Setup of P:
// Mesh
module Mesh( 
  input         clock, 
  input  [7:0]  io_in_a_0_0, 
  input  [7:0]  io_in_a_1_0, 
  input  [7:0]  io_in_a_2_0, 
  input  [7:0]  io_in_a_3_0, 
  input  [7:0]  io_in_d_0_0, 
  input  [7:0]  io_in_d_1_0, 
  input  [7:0]  io_in_d_2_0, 
  input  [7:0]  io_in_d_3_0, 
  input  [15:0]  io_in_b_0_0, 
  input  [15:0]  io_in_b_1_0, 
  input  [15:0]  io_in_b_2_0, 
  input  [15:0]  io_in_b_3_0, 
  input         io_in_control_0_0_propagate, 
  input         io_in_control_1_0_propagate, 
  input         io_in_control_2_0_propagate, 
  input         io_in_control_3_0_propagate, 
  output reg [15:0] io_out_c_0_0, 
  output reg [15:0] io_out_c_1_0, 
  output reg [15:0] io_out_c_2_0, 
  output reg [15:0] io_out_c_3_0
 );
For scale: about 1100 flip-flops, roughly 200 I/O pins, ~0.080 sq mm of cells after synthesis.
==> flow/config.mk <==
export PLATFORM = sky130hd
export DESIGN_NAME = Mesh
export DESIGN_NICKNAME = Mesh
export VERILOG_FILES = /design/flow/design.v
export SDC_FILE = /design/flow/constraint.sdc
export NUM_CORES = 4
export LEC_CHECK = 0
export CAP_MARGIN = 20
export CORE_MARGIN = 2
export CORE_UTILIZATION = 72
export CTS_CLUSTER_SIZE = 55
export PLACE_DENSITY = 0.65
export SLEW_MARGIN = 20
==> flow/constraint.sdc <==
create_clock -name core_clock -period 2.82 [get_ports {clock}]
set_input_delay 0.5640 -clock core_clock [delete_from_list [all_inputs] [get_ports {clock}]]
set_output_delay 0.5640 -clock core_clock [all_outputs]
set_load 0.01 [all_outputs]
run.sh (not shown) runs the stock make flow with config.mk's settings and CLKGATE_MAP_FILE=.
In P the implementation completed, yet the final layout does not meet the checks, the culprit being negative setup slack.
--- input diff P..Q ---
Settings: CTS_CLUSTER_SIZE removed (was 55); the clock period (ns, I/O delays scaled along) changed from 2.82 to 4.04.
Notes after the runs:
- Complete run, failing final checks: Q, reason negative setup slack.
- Compared with P, in Q share of the clock period used by the worst path down 76 points, total CTS buffers rose by about 0.9%, depth of the most critical reg-to-reg path higher.
- Final critical-path setup slack (lower): P
- Non-clock buffer count: Q vs P down 2.3%
- Global routing usage summed across all routing layers, P and Q: smaller value in Q
- In Q, design area is higher than in P.
- P → Q: total via count after detailed routing decreased by 1393 relative to the old numbers; critical path depth increased by 2 relative to the old numbers.
Here is what was changed in the inputs of R compared with Q.
Settings: PLACE_DENSITY now 0.6, was 0.65; CORE_UTILIZATION now 40, was 72; the clock period (ns, I/O delays scaled along) now 5.2, was 4.04.
Q finished all stages; layout check result: FAIL, due to negative setup slack. R: no failed stages, no open violations at the end. R: data required time at the worst endpoint higher than Q. Clock buffer instance count of the final layout: R and Q compared, lower one is Q. R contains fewer vias than Q.
Edits applied to the flow inputs when going from R to S:
Settings: changing CORE_UTILIZATION from 40 to 57; setting GPL_TIMING_DRIVEN to 0 for the first time; setting CTS_CLUSTER_SIZE to 49 for the first time; changing SLEW_MARGIN from 20 to 30; setting CTS_CLUSTER_DIAMETER to 64 for the first time; setting CELL_PAD_IN_SITES_GLOBAL_PLACEMENT to 2 for the first time.
Findings:
- S ran to completion and came out clean on the timing, design-rule and antenna checks.
- Count of plain and timing-repair buffers in the layout (S vs. R) increases by more than 10%
- Comparing final standard cell utilization of the core for R and S, the smaller number came from R.
- Compared with R, in S worst setup slack after layout moved down; via count moved up.
#### Input delta (T over S)
Settings: SLEW_MARGIN now 20, was 30; CTS_CLUSTER_DIAMETER no longer set, was 64; GPL_TIMING_DRIVEN no longer set, was 0; CORE_UTILIZATION now 40, was 57; CTS_CLUSTER_SIZE no longer set, was 49; CELL_PAD_IN_SITES_GLOBAL_PLACEMENT no longer set, was 2; the clock period (ns, I/O delays scaled along) now 5.07, was 5.2.
Results
Data required time of the critical path: lower on T
S → T: clock-buffer cell count increased 86, buffer and inverter count on the worst path decreased 1, setup slack increased 25 ps.
In T relative to S, routed wirelength normalized by instance count had gone down by a little under 10%.

Starting RTL as in the previous note.
make LEC_CHECK=0 ABC_AREA=1 CAP_MARGIN=20 CORE_MARGIN=2 CORE_UTILIZATION=71 CTS_CLUSTER_DIAMETER=270 PLACE_DENSITY_LB_ADDON=0.1 SLEW_MARGIN=20 TNS_END_PERCENT=5 finish   # period 3.44 ns
The starting point finished but fails on setup timing.
==> next run, changes <==
ABC_AREA = not set   (was 1)
CORE_UTILIZATION = 58   (was 71)
CTS_CLUSTER_DIAMETER = not set   (was 270)
PLACE_DENSITY = 0.6   (was not set)
PLACE_DENSITY_LB_ADDON = not set   (was 0.1)
TNS_END_PERCENT = not set   (was 5)
clock period = 2.27 ns   (was 3.44 ns; I/O delays follow)
Result:
- The new run ran to the end with violations: setup timing
- via count went down by 28%
- synthesized cell count shrinks by 29%
- non-clock buffer count rises by 19
- maximum frequency rises by 5.1%

build 55:
Starting RTL as in the previous note.
export LEC_CHECK = 0
export ABC_AREA = 0
export CAP_MARGIN = 40
export CELL_PAD_IN_SITES_GLOBAL_PLACEMENT = 1
export CORE_MARGIN = 10
export CORE_UTILIZATION = 37
export CTS_CLUSTER_DIAMETER = 164
export MIN_ROUTING_LAYER = met2
export PLACE_DENSITY_LB_ADDON = 0.21
export SETUP_SLACK_MARGIN = -0.02
export SLEW_MARGIN = 35
export TNS_END_PERCENT = 95
create_clock -name core_clock -period 3.46 [get_ports {clock}]
Build 55 finished all stages; however, its layout fails the closing checks, the failures being negative setup slack.
Input changes introduced in build 39 (baseline for comparison: build 55):
==> flow/config.mk <==
export PLATFORM = sky130hd
export DESIGN_NAME = Mesh
export DESIGN_NICKNAME = Mesh
export VERILOG_FILES = /design/flow/design.v
export SDC_FILE = /design/flow/constraint.sdc
export NUM_CORES = 4
export LEC_CHECK = 0
export CAP_MARGIN = 20
export CORE_MARGIN = 2
export CORE_UTILIZATION = 64
export SLEW_MARGIN = 20
==> flow/constraint.sdc <==
create_clock -name core_clock -period 4.12 [get_ports {clock}]
set_input_delay 0.8240 -clock core_clock [delete_from_list [all_inputs] [get_ports {clock}]]
set_output_delay 0.8240 -clock core_clock [all_outputs]
set_load 0.01 [all_outputs]
==> results <==
Build 39 completed end to end; final checks failed (negative setup slack). Build 55 has higher number of failing setup endpoints in the final timing report than build 39. When the final numbers for build 39 and build 55 were put side by side, the iteration count of the initial detailed-routing pass turned out to be greater in build 39. The vertical die dimension in build 55 is 1.4 times that in build 39. Build 55 → build 39: worst hold slack moved up; maximum fanout along the worst path moved down; cell count moved down. Utilization in build 39 is 33 points higher than in build 55.
The inputs of build 29 differ from those of build 39 as listed below.
--- a/flow/config.mk
+++ b/flow/config.mk
@@ -10 +10,2 @@
-export CORE_UTILIZATION = 64
+export CORE_UTILIZATION = 59
+export SETUP_SLACK_MARGIN = -0.27
==> flow/constraint.sdc <==
create_clock -name core_clock -period 3.52 [get_ports {clock}]
set_input_delay 0.7040 -clock core_clock [delete_from_list [all_inputs] [get_ports {clock}]]
set_output_delay 0.7040 -clock core_clock [all_outputs]
set_load 0.01 [all_outputs]
==> results <==
The flow for build 29 finished, though final verification flagged negative setup slack.
Taking build 39 as the reference, in build 29 summed negative setup slack over all endpoints down 183.69 ns; maximum cell stage delay along the critical path went down by 0.03 ns; post-cts sizing count fell about 30%.
In terms of minimum clock period after layout, build 29 and build 39 differ only marginally.
Diff build 39 -> build 29 | worst-case clock skew | decrease of 0.0064 ns
met3 usage in global routing in build 29 is 1.4 points below build 39.
Build 29 vs build 39 — via total after detailed routing dropped slightly
For build 27, these inputs were changed with respect to build 29:
--- a/flow/config.mk
+++ b/flow/config.mk
@@ -10,2 +10,3 @@
-export CORE_UTILIZATION = 59
-export SETUP_SLACK_MARGIN = -0.27
+export CORE_UTILIZATION = 72
+export CTS_CLUSTER_SIZE = 57
+export PLACE_DENSITY = 0.65
==> flow/constraint.sdc <==
create_clock -name core_clock -period 3.45 [get_ports {clock}]
set_input_delay 0.6900 -clock core_clock [delete_from_list [all_inputs] [get_ports {clock}]]
set_output_delay 0.6900 -clock core_clock [all_outputs]
set_load 0.01 [all_outputs]
Findings:
- [build 27 vs build 29] maximum frequency: lower in build 27
- Build 29 has a higher total CTS buffers than build 27.
- Although it ran to completion, build 27 produced a layout that fails the final checks because of negative setup slack.
Modified inputs, build 21 compared to build 27
--- a/flow/config.mk
+++ b/flow/config.mk
@@ -8 +8 @@
-export CAP_MARGIN = 20
+export CAP_MARGIN = 15
@@ -11 +11 @@
-export CTS_CLUSTER_SIZE = 57
+export CTS_CLUSTER_DIAMETER = 105
==> flow/constraint.sdc <==
create_clock -name core_clock -period 4.12 [get_ports {clock}]
set_input_delay 0.8240 -clock core_clock [delete_from_list [all_inputs] [get_ports {clock}]]
set_output_delay 0.8240 -clock core_clock [all_outputs]
set_load 0.01 [all_outputs]
### Flow results
FAIL for each of build 21 and build 27. Finished, but not clean: build 21, with negative setup slack. Worst hold margin is lower on build 27.

Starting RTL as in the previous note.
clock: 6.6 ns
lec_check: 0
abc_area: 0
cap_margin: 0
cell_pad_in_sites_global_placement: 2
core_margin: 10
core_utilization: 34
cts_cluster_diameter: 354
cts_cluster_size: 24
gpl_timing_driven: 1
slew_margin: 20
tns_end_percent: 20
The first run finished but fails on antenna violations.
==> next run, changes <==
==> flow/config.mk (replaced) <==
export PLATFORM = sky130hd
export DESIGN_NAME = Mesh
export DESIGN_NICKNAME = Mesh
export VERILOG_FILES = /design/flow/design.v
export SDC_FILE = /design/flow/constraint.sdc
export NUM_CORES = 4
export LEC_CHECK = 0
export CAP_MARGIN = 20
export CORE_MARGIN = 2
export CORE_UTILIZATION = 65
export SETUP_SLACK_MARGIN = 0.83
export SLEW_MARGIN = 20
==> flow/constraint.sdc (replaced) <==
create_clock -name core_clock -period 3.52 [get_ports {clock}]
set_input_delay 0.7040 -clock core_clock [delete_from_list [all_inputs] [get_ports {clock}]]
set_output_delay 0.7040 -clock core_clock [all_outputs]
set_load 0.01 [all_outputs]
Result: With this change the flow reached the layout checks and failed them: negative setup slack; clock skew goes down by 0.021 ns; count of clock-buffer cells in the layout rose by 103; setup slack got worse by 2.6 ns; synthesized area stays the same.
==> next run, changes <==
--- a/flow/config.mk
+++ b/flow/config.mk
@@ -9,4 +9,4 @@
 export CORE_MARGIN = 2
-export CORE_UTILIZATION = 65
-export SETUP_SLACK_MARGIN = 0.83
+export CORE_UTILIZATION = 40
+export PLACE_DENSITY = 0.6
 export SLEW_MARGIN = 20
==> flow/constraint.sdc (replaced) <==
create_clock -name core_clock -period 5.79 [get_ports {clock}]
set_input_delay 1.1580 -clock core_clock [delete_from_list [all_inputs] [get_ports {clock}]]
set_output_delay 1.1580 -clock core_clock [all_outputs]
set_load 0.01 [all_outputs]
Effect: Now the flow went through all stages and came out clean; fmax falls by 9.3%; clock-buffer cell count rises by 12; hold slack degrades by 0.0074 ns; wire length falls by 17%; setup slack improves by 1.8 ns.
==> next run, changes <==
--- a/flow/config.mk
+++ b/flow/config.mk
@@ -9,4 +9,4 @@
 export CORE_MARGIN = 2
-export CORE_UTILIZATION = 40
-export PLACE_DENSITY = 0.6
+export CORE_UTILIZATION = 64
+export SETUP_SLACK_MARGIN = 0.79
 export SLEW_MARGIN = 20
==> flow/constraint.sdc (replaced) <==
create_clock -name core_clock -period 4.19 [get_ports {clock}]
set_input_delay 0.8380 -clock core_clock [delete_from_list [all_inputs] [get_ports {clock}]]
set_output_delay 0.8380 -clock core_clock [all_outputs]
set_load 0.01 [all_outputs]
Outcome: The new run produced a layout that fails on negative setup slack; worst hold slack gains 0.0038 ns; worst setup slack loses 1.1 ns; critical path depth increases by 4; routed wire length increases by about 14%; synthesized cell count stays the same; fmax increases by about 11%.
==> next run, changes <==
--- a/flow/config.mk
+++ b/flow/config.mk
@@ -9,4 +9,4 @@
 export CORE_MARGIN = 2
-export CORE_UTILIZATION = 64
-export SETUP_SLACK_MARGIN = 0.79
+export CORE_UTILIZATION = 72
+export PLACE_DENSITY = 0.65
 export SLEW_MARGIN = 20
==> flow/constraint.sdc (replaced) <==
create_clock -name core_clock -period 4.12 [get_ports {clock}]
set_input_delay 0.8240 -clock core_clock [delete_from_list [all_inputs] [get_ports {clock}]]
set_output_delay 0.8240 -clock core_clock [all_outputs]
set_load 0.01 [all_outputs]
The new run completed, yet does not pass: negative setup slack.
Global-route usage goes up by 8.3 points.
Fmax goes down by a little under a tenth.
Final cell count goes down slightly.
Via count goes up by about a fifth.
First-iteration DRC count goes up by well over a third.
Synthesized cell count stays the same.
==> next run, changes <==
--- a/flow/config.mk
+++ b/flow/config.mk
@@ -7,6 +7,8 @@
 export LEC_CHECK = 0
-export CAP_MARGIN = 20
+export CAP_MARGIN = 15
 export CORE_MARGIN = 2
 export CORE_UTILIZATION = 72
+export CTS_CLUSTER_SIZE = 79
 export PLACE_DENSITY = 0.65
+export SETUP_SLACK_MARGIN = 0.97
 export SLEW_MARGIN = 20
==> flow/constraint.sdc (replaced) <==
create_clock -name core_clock -period 5.15 [get_ports {clock}]
set_input_delay 1.0300 -clock core_clock [delete_from_list [all_inputs] [get_ports {clock}]]
set_output_delay 1.0300 -clock core_clock [all_outputs]
set_load 0.01 [all_outputs]
After rerunning: The new run completed with no timing, DRC or antenna violations; routed wire length fell by roughly a tenth; final area fell by a few percent; synthesized area does not change; die area stays the same; sequential cell count stays the same; clock-buffer cell count fell by 3; worst hold slack is better by 0.0099 ns; clock skew is about the same; critical path depth fell by 4.

Mesh again, from the RTL that the note above started with.
clock: 3.98 ns
lec_check: 0
cap_margin: 20
cell_pad_in_sites_detail_placement: 1
cell_pad_in_sites_global_placement: 0
core_aspect_ratio: 1.4
core_margin: 8
core_utilization: 59
cts_cluster_size: 31
max_routing_layer: met4
place_density_lb_addon: 0.22
setup_slack_margin: 0.1
slew_margin: 40
The starting point stopped in clock tree synthesis (4_1_cts) on DPL-0033.
==> next run, changes <==
==> flow/config.mk (replaced) <==
export PLATFORM = sky130hd
export DESIGN_NAME = Mesh
export DESIGN_NICKNAME = Mesh
export VERILOG_FILES = /design/flow/design.v
export SDC_FILE = /design/flow/constraint.sdc
export NUM_CORES = 4
export LEC_CHECK = 0
export ABC_AREA = 0
export CAP_MARGIN = 20
export CELL_PAD_IN_SITES_GLOBAL_PLACEMENT = 0
export CORE_MARGIN = 3
export CORE_UTILIZATION = 70
export CTS_CLUSTER_SIZE = 24
export GPL_TIMING_DRIVEN = 1
export SLEW_MARGIN = 20
==> flow/constraint.sdc (replaced) <==
create_clock -name core_clock -period 4.45 [get_ports {clock}]
set_input_delay 0.8900 -clock core_clock [delete_from_list [all_inputs] [get_ports {clock}]]
set_output_delay 0.8900 -clock core_clock [all_outputs]
set_load 0.01 [all_outputs]
The changed run ran to the end with violations: setup timing; area after synthesis is unchanged; die size fell by 20%; synthesized cell count stays the same.
==> next run, changes <==
==> flow/config.mk (replaced) <==
export PLATFORM = sky130hd
export DESIGN_NAME = Mesh
export DESIGN_NICKNAME = Mesh
export VERILOG_FILES = /design/flow/design.v
export SDC_FILE = /design/flow/constraint.sdc
export NUM_CORES = 4
export LEC_CHECK = 0
export ABC_AREA = 1
export CAP_MARGIN = 20
export CORE_MARGIN = 2
export CORE_UTILIZATION = 72
export PLACE_DENSITY = 0.6
export SLEW_MARGIN = 20
==> flow/constraint.sdc (replaced) <==
create_clock -name core_clock -period 2.05 [get_ports {clock}]
set_input_delay 0.4100 -clock core_clock [delete_from_list [all_inputs] [get_ports {clock}]]
set_output_delay 0.4100 -clock core_clock [all_outputs]
set_load 0.01 [all_outputs]
What happened:
- Now the flow stopped in global routing (5_1_grt)
- synthesized area is higher by 4.6%
- die area is higher by 0.51%
- synthesized cell count is higher by 41%
